Setup of amber:
==> flow/design.v (excerpt) <==
module comparator_latch #
(
  parameter n_to_response_time = -1038,
  parameter p_to_response_time = -1020,
  parameter const_response_time = 1285,
  parameter n_to_tau = -1248,
  parameter p_to_tau = 1037,
  parameter const_tau = 1042,
  parameter n_to_response_time_lh = -1752,
  parameter p_to_response_time_lh = -1006,
  parameter const_response_time_lh = 1185,
  parameter n_to_tau_lh = 1131,
  parameter p_to_tau_lh = -1115,
  parameter const_tau_lh = 1529
)
(
  input clk,
  input reset,
  input sys_clk,
  input [15-1:0] n,
  input [15-1:0] p,
  output [35-1:0] out
);
  reg [17-1:0] state_cycle_counter;
  reg [1-1:0] prev_sys_clk;
  reg [35-1:0] o;
  wire [32-1:0] wait_time;
  wire [51-1:0] tau;
  wire [36-1:0] dvdt;
  wire [32-1:0] wait_time_lh;
  wire [59-1:0] tau_lh;
  wire [37-1:0] dodt;
  reg [32-1:0] fsm;
  localparam fsm_init = 0;
  wire [35-1:0] padr_0;
  wire [23-1:0] padr_bits_1;
  assign padr_bits_1 = 0;
  wire [29-1:0] truncR_2;
  wire [29-1:0] padl_3;
  wire [28-1:0] padl_bits_4;
  wire [1-1:0] toSInt_5;
  assign toSInt_5 = 0;
  wire [28-1:0] toSInt_imm_6;
  wire [27-1:0] const_7;
  assign const_7 = 27'd55364812;
  assign toSInt_imm_6 = { toSInt_5, const_7 };
  assign padl_bits_4 = toSInt_imm_6;
  assign padl_3 = { { 1{ padl_bits_4[27] } }, padl_bits_4 };
  assign truncR_2 = padl_3;
  wire [12-1:0] truncR_shift_8;
  assign truncR_shift_8 = truncR_2 >>> 17;
  wire [12-1:0] truncR_imm_9;
  assign truncR_imm_9 = (truncR_2[28])? truncR_shift_8[11:0] : truncR_2[28:17];
  assign padr_0 = { truncR_imm_9, padr_bits_1 };
  wire [32-1:0] padl_10;
  wire [18-1:0] padl_bits_11;
  wire [32-1:0] truncR_12;
  wire [32-1:0] padl_13;
  wire [17-1:0] padl_bits_14;
  wire [96-1:0] truncR_15;
  wire [163-1:0] truncval_16;
  wire [163-1:0] padl_17;
  wire [85-1:0] padl_bits_18;
  wire [85-1:0] padl_19;
  wire [52-1:0] padl_bits_20;
  wire [98-1:0] truncR_21;
  wire [107-1:0] truncval_22;
  wire [107-1:0] padl_23;
  wire [53-1:0] padl_bits_24;
  wire [53-1:0] padr_25;
  wire [38-1:0] padr_bits_26;
  assign padr_bits_26 = 0;
  assign padr_25 = { n, padr_bits_26 };
  assign padl_bits_24 = padr_25;
  ...
For scale: roughly 25 flip-flops, ~68 I/O pins.
==> flow/config.mk <==
export PLATFORM = sky130hd
export DESIGN_NAME = comparator_latch
export DESIGN_NICKNAME = comparator_latch
export VERILOG_FILES = /design/flow/design.v
export SDC_FILE = /design/flow/constraint.sdc
export NUM_CORES = 4
export LEC_CHECK = 0
export ABC_AREA = 1
export CAP_MARGIN = 20
export CORE_ASPECT_RATIO = 1.71
export CORE_MARGIN = 2
export CORE_UTILIZATION = 71
export CTS_CLUSTER_DIAMETER = 103
export MAX_ROUTING_LAYER = met4
export PLACE_DENSITY_LB_ADDON = 0.05
export SLEW_MARGIN = 20
export TNS_END_PERCENT = 5
==> flow/constraint.sdc <==
create_clock -name core_clock -period 16.7 [get_ports {clk}]
set_input_delay 3.3400 -clock core_clock [delete_from_list [all_inputs] [get_ports {clk}]]
set_output_delay 3.3400 -clock core_clock [all_outputs]
set_load 0.01 [all_outputs]
run.sh (not shown) runs the stock make flow with config.mk's settings and CLKGATE_MAP_FILE=.
amber never completed; the flow aborted with a tool error in global routing.
The following lists how garnet was set up differently from amber:
# amber
export LEC_CHECK = 0
export ABC_AREA = 1
export CAP_MARGIN = 20
export CORE_ASPECT_RATIO = 1.71
export CORE_MARGIN = 2
export CORE_UTILIZATION = 71
export CTS_CLUSTER_DIAMETER = 103
export MAX_ROUTING_LAYER = met4
export PLACE_DENSITY_LB_ADDON = 0.05
export SLEW_MARGIN = 20
export TNS_END_PERCENT = 5
create_clock -name core_clock -period 16.7 [get_ports {clk}]
# garnet
export LEC_CHECK = 0
export CAP_MARGIN = 20
export CORE_MARGIN = 2
export CORE_UTILIZATION = 70
export MAX_ROUTING_LAYER = met4
export SLEW_MARGIN = 20
create_clock -name core_clock -period 19.5 [get_ports {clk}]
==> comparison <==
- From the logs: garnet reached the end of the flow and failed the layout checks with setup timing.
- Taking amber as the reference, in garnet number of core rows lower; area fraction in full adders, half adders and majority gates went up 3.7 points; mean instance size in the synthesized netlist up 13%; synthesized cell count lower; area after synthesis went down by 5.5%.
- In garnet, synthesized-area fraction occupied by xor and xnor cells is higher than in amber.
- Post-synthesis compound-gate area fraction ended up 1.7 points higher on garnet than on amber.
- Compared amber against garnet; multiplexer share of the synthesized area within noise.
- garnet: final weighted congestion in routability-driven placement is about 14% lower than what amber reported.
- garnet — number of gates resized after cts 148 lower, amber as reference
Input-level comparison between sierra and garnet:
# garnet
export LEC_CHECK = 0
export CAP_MARGIN = 20
export CORE_MARGIN = 2
export CORE_UTILIZATION = 70
export MAX_ROUTING_LAYER = met4
export SLEW_MARGIN = 20
create_clock -name core_clock -period 19.5 [get_ports {clk}]
# sierra
export LEC_CHECK = 0
export ABC_AREA = 1
export CAP_MARGIN = 20
export CORE_MARGIN = 2
export CORE_UTILIZATION = 71
export CTS_CLUSTER_DIAMETER = 344
export CTS_CLUSTER_SIZE = 17
export MAX_ROUTING_LAYER = met4
export SLEW_MARGIN = 20
create_clock -name core_clock -period 17.1 [get_ports {clk}]
Notes after the runs:
sierra never completed, since it errored out during global routing.
Against garnet, sierra comes in about 10% higher on post-detailed-placement cell area.
Relative to garnet, AND-OR/OR-AND share of the synthesized area decreased by 1.7 points in sierra.
Looking at summed instance area of the synthesized netlist, sierra sits 0.0031 sq mm above garnet.
Sequential cell area fraction in the yosys report of garnet is on par with sierra.
When sierra is measured against garnet, its synthesized cell count turns out about 20% higher.
On sierra: core box area is 0.0040 sq mm higher than what garnet gave.
diff inputs: sierra => raven
# sierra
export LEC_CHECK = 0
export ABC_AREA = 1
export CAP_MARGIN = 20
export CORE_MARGIN = 2
export CORE_UTILIZATION = 71
export CTS_CLUSTER_DIAMETER = 344
export CTS_CLUSTER_SIZE = 17
export MAX_ROUTING_LAYER = met4
export SLEW_MARGIN = 20
create_clock -name core_clock -period 17.1 [get_ports {clk}]
# raven
export LEC_CHECK = 0
export CAP_MARGIN = 20
export CORE_MARGIN = 2
export CORE_UTILIZATION = 40
export SLEW_MARGIN = 20
create_clock -name core_clock -period 26.0 [get_ports {clk}]
[summary]
For the final estimated routing congestion in global placement, raven came in 10% lower than sierra did. Fraction of the mapped netlist area in simple logic gates ends up lower on raven. In raven, the and-or/or-and share of the synthesized area came out 1.7 points above the value in sierra. Synthesized cell count (raven over sierra): decrease, 1100. On share of the core filled by cells before placement: between sierra and raven, it ends up higher for sierra. Relative to sierra, combined area of all synthesized cells decreased by 0.0031 sq mm in raven. Relative to sierra, number of instances in the placed design has decreased by about 18% in raven. raven: done, clean on timing, DRC and antenna. From sierra to raven the numbers moved as follows: height of the chip grew by about 30%, synthesis area per yosys now sits lower, die footprint higher.
Edits applied to the flow inputs when going from raven to nickel:
# raven
export LEC_CHECK = 0
export CAP_MARGIN = 20
export CORE_MARGIN = 2
export CORE_UTILIZATION = 40
export SLEW_MARGIN = 20
create_clock -name core_clock -period 26.0 [get_ports {clk}]
# nickel
export LEC_CHECK = 0
export ABC_AREA = 1
export CAP_MARGIN = 20
export CORE_MARGIN = 2
export CORE_UTILIZATION = 40
export CTS_CLUSTER_DIAMETER = 100
export CTS_CLUSTER_SIZE = 99
export HOLD_SLACK_MARGIN = -0.1
export PLACE_DENSITY_LB_ADDON = 0.3
export SETUP_SLACK_MARGIN = -2.0
export SLEW_MARGIN = 20
export TNS_END_PERCENT = 95
create_clock -name core_clock -period 26.0 [get_ports {clk}]
Notes after the runs:
Going from raven to nickel, met1 wire length grew by more than a quarter. Comparing total of plain and repair buffers excluding clock buffers for nickel and raven, the smaller number came from nickel. nickel: count of mapped cells out of synthesis higher than raven. nickel: first-pass GRT wire length 38000 microns above raven. The higher depth of the worst register-to-register path of nickel and raven is in nickel. Diff raven -> nickel | post-route minimum period | decrease of 0.20 ns. There was hardly any difference in post-synthesis mux area share between nickel and raven.
